==> flow/design.v (excerpt) <==
module DE2_115_Project_Top (
    input  wire        CLOCK_50,
    input  wire        RST,       
    input  wire [3:0]  KEY,       
    input  wire [17:0] SW,        
    output wire [7:0]  LCD_DATA,
    output wire        LCD_RS,
    output wire        LCD_RW,
    output wire        LCD_EN,
    output wire        LCD_ON,   
    output wire        LCD_BLON
);
    assign LCD_ON   = 1'b1;
    assign LCD_BLON = 1'b1;
    wire        cpu_lcd_start;
    wire [2:0]  cpu_lcd_opcode;
    wire [3:0]  cpu_lcd_reg_idx;
    wire [15:0] cpu_lcd_value;
    wire        lcd_is_busy;
    wire system_reset;          
    wire is_splash_screen;  
    wire is_shutdown_screen;  
    wire button_power = !KEY[0];
    wire button_send  = !KEY[1];
    module_mini_cpu cpu (
        .clk(CLOCK_50),
        .rst(RST),
        .button_power(button_power),
        .button_send(button_send),
        .switches(SW),
        .system_reset_out(system_reset),
        .show_splash_req(is_splash_screen),
        .force_blank_req(is_shutdown_screen),
        .lcd_start(cpu_lcd_start),
        .lcd_opcode(cpu_lcd_opcode),
  ...
Size: about 3,500 cells after synthesis, ~520 flip-flops, about 37 I/O pins.
export LEC_CHECK = 0
export CAP_MARGIN = 20
export CORE_MARGIN = 2
export CORE_UTILIZATION = 70
export SETUP_SLACK_MARGIN = -0.8
export SLEW_MARGIN = 20
create_clock -name core_clock -period 8.44 [get_ports {CLOCK_50}]
run.sh (not shown) runs the stock make flow with config.mk's settings and CLKGATE_MAP_FILE=.
The starting point finished with negative setup slack left.
Rerun with:
CELL_PAD_IN_SITES_GLOBAL_PLACEMENT = 2   (was unset)
CORE_UTILIZATION = 40   (was 70)
SETUP_SLACK_MARGIN = unset   (was -0.8)
SLEW_MARGIN = 15   (was 20)
clock period = 20.0 ns   (was 8.44 ns; I/O delays follow)
Outcome:
- Now the flow passed the timing, DRC and antenna checks
- final cell count is higher by 12%
- register-to-register slack gets better by 10000 ps
- non-clock buffer count decreases by 35
- count of clock-buffer cells in the layout goes down by 2
- hold slack improved by 110 ps

========
## run A
DE2_115_Project_Top again, from the RTL that the note above started with.
==> flow/design.v (excerpt) <==
module DE2_115_Project_Top (
    input  wire        CLOCK_50,
    input  wire        RST,       
    input  wire [3:0]  KEY,       
    input  wire [17:0] SW,        
    output wire [7:0]  LCD_DATA,
    output wire        LCD_RS,
    output wire        LCD_RW,
    output wire        LCD_EN,
    output wire        LCD_ON,   
    output wire        LCD_BLON
);
clock: 20.0 ns
lec_check: 0
abc_area: 1
cap_margin: 20
cell_pad_in_sites_global_placement: 2
core_margin: 2
core_utilization: 40
cts_cluster_size: 51
slew_margin: 15
tns_end_percent: 40
Run A: flow completed, timing, DRC and antenna clean
Input-level comparison between run B and run A:
Settings: SETUP_SLACK_MARGIN now 3.63, previously not set; SLEW_MARGIN now 20, was 15; CTS_CLUSTER_SIZE no longer set, was 51; CELL_PAD_IN_SITES_GLOBAL_PLACEMENT no longer set, was 2; ABC_AREA no longer set, was 1; TNS_END_PERCENT no longer set, was 40; CORE_UTILIZATION now 66, was 40; the clock period (ns, I/O delays scaled along) now 13.6, was 20.0.
==> comparison <==
- For run A, the category of the critical setup timing path was in -> reg, unlike run B, where it was reg -> reg.
- Relative to run A, detailed placement HPWL decreased by about 17% in run B.
- The number of fill cells in the layout in run B is 0.44 times that in run A.
- Compared with run A, run B shows via total after detailed routing lower by about 7%.
--- input diff run B..run C ---
Settings: a change of CAP_MARGIN from 20 to 0; an added PLACE_DENSITY of 0.41; an added CORE_ASPECT_RATIO of 0.91; an added CTS_CLUSTER_DIAMETER of 94; a change of CORE_UTILIZATION from 66 to 72; an added ABC_AREA of 1; a deleted SETUP_SLACK_MARGIN that had been 3.63; a change of the clock period (ns, I/O delays scaled along) from 13.6 to 6.71.
### Flow results
Run C had finished all stages when the layout checks came back failing, citing setup timing.
In the metrics for run B and run C, the one carrying the higher combinational power share is run C.
Going from run B to run C, final standard cell count with taps included and fillers excluded grew by more than a quarter.
Launch point of the worst path = cpu.lcd_value[11]: run C; launch point of the worst path = cpu.lcd_value[0]: run B
Run B and run C ended up with nearly the same global-route met3 utilization.
Taking run B as the reference point, the synthesis-to-finish area growth of run C rises by 4.9 points.
Run B has a higher tap cell instance count than run C.
### run C -> run D
Settings: PLACE_DENSITY no longer set, was 0.41; CORE_ASPECT_RATIO no longer set, was 0.91; ABC_AREA no longer set, was 1; CTS_CLUSTER_DIAMETER no longer set, was 94; CAP_MARGIN now 20, was 0; CORE_UTILIZATION now 49, was 72; the clock period (ns, I/O delays scaled along) now 10.3, was 6.71.
==> comparison <==
- Run D reached the end of the flow, and the finished layout is clean on the timing, DRC and antenna checks.
- Capture point of the worst path: display_ctrl.lcd_buffer[31][2] -> run C, display_ctrl.lcd_buffer[29][3] -> run D
- Looking at fmax, run D sits about 27% below run C.
- In the reports for run C and run D, the smaller sequential share of layout area belongs to run C.
- Of run C and run D, the run reporting the higher floorplan die area was run D.
- Re critical path depth: run C and run D aren't equal, and the lower value belongs to run D.

========
DE2_115_Project_Top again, from the RTL that the note above started with.
export LEC_CHECK = 0
export CAP_MARGIN = 20
export CELL_PAD_IN_SITES_DETAIL_PLACEMENT = 1
export CORE_ASPECT_RATIO = 0.95
export CORE_MARGIN = 2
export CORE_UTILIZATION = 40
export MIN_ROUTING_LAYER = met2
export SETUP_SLACK_MARGIN = -0.69
export SLEW_MARGIN = 20
export TNS_END_PERCENT = 70
create_clock -name core_clock -period 20.0 [get_ports {CLOCK_50}]
The starting point completed with no timing, DRC or antenna violations.
==> next run, changes <==
Settings changed: ABC_AREA from default to 1, CELL_PAD_IN_SITES_DETAIL_PLACEMENT 1 to default, CORE_ASPECT_RATIO 0.95 to default, CORE_UTILIZATION 40 to 72, CTS_CLUSTER_DIAMETER from default to 245, MIN_ROUTING_LAYER met2 to default, SETUP_SLACK_MARGIN -0.69 to default, TNS_END_PERCENT 70 to default.
Clock period 20.0 ns to 6.85 ns, I/O delays scaled along.
After rerunning:
- With this change the flow reached the layout checks and failed them: negative setup slack
- design area climbs by 2.0%
- setup slack degrades by 9.8 ns
- synthesized cell count climbs by 30%
- non-clock buffer count climbs by 139
- global-route usage climbs by 3.6 points
- die area drops by 45%
- routed wire length drops by 6.0%
- critical path depth climbs by 31
- hold slack degrades by 0.041 ns
- cell count climbs by 14%
- fmax climbs by 46%
==> next run, changes <==
Settings changed: CTS_CLUSTER_DIAMETER 245 to 250, GPL_ROUTABILITY_DRIVEN from default to 0, PLACE_DENSITY_LB_ADDON from default to 0.06.
Clock period 6.85 ns to 6.82 ns, I/O delays scaled along.
After rerunning:
- The new run completed and failed the layout checks on negative setup slack
- cell area rose slightly
- worst hold slack barely changes
- fmax fell by a little under a tenth
- routed wire length rose by a little under a tenth
- via count rose by a few percent
- cell count rose slightly
- clock-buffer cell count rose by 2
- combinational power barely changes
- worst setup slack gets worse by 0.58 ns
- sequential share of layout area fell by 0.43 points
- clock power fell slightly
Power is estimated from default activity; no workload was simulated.
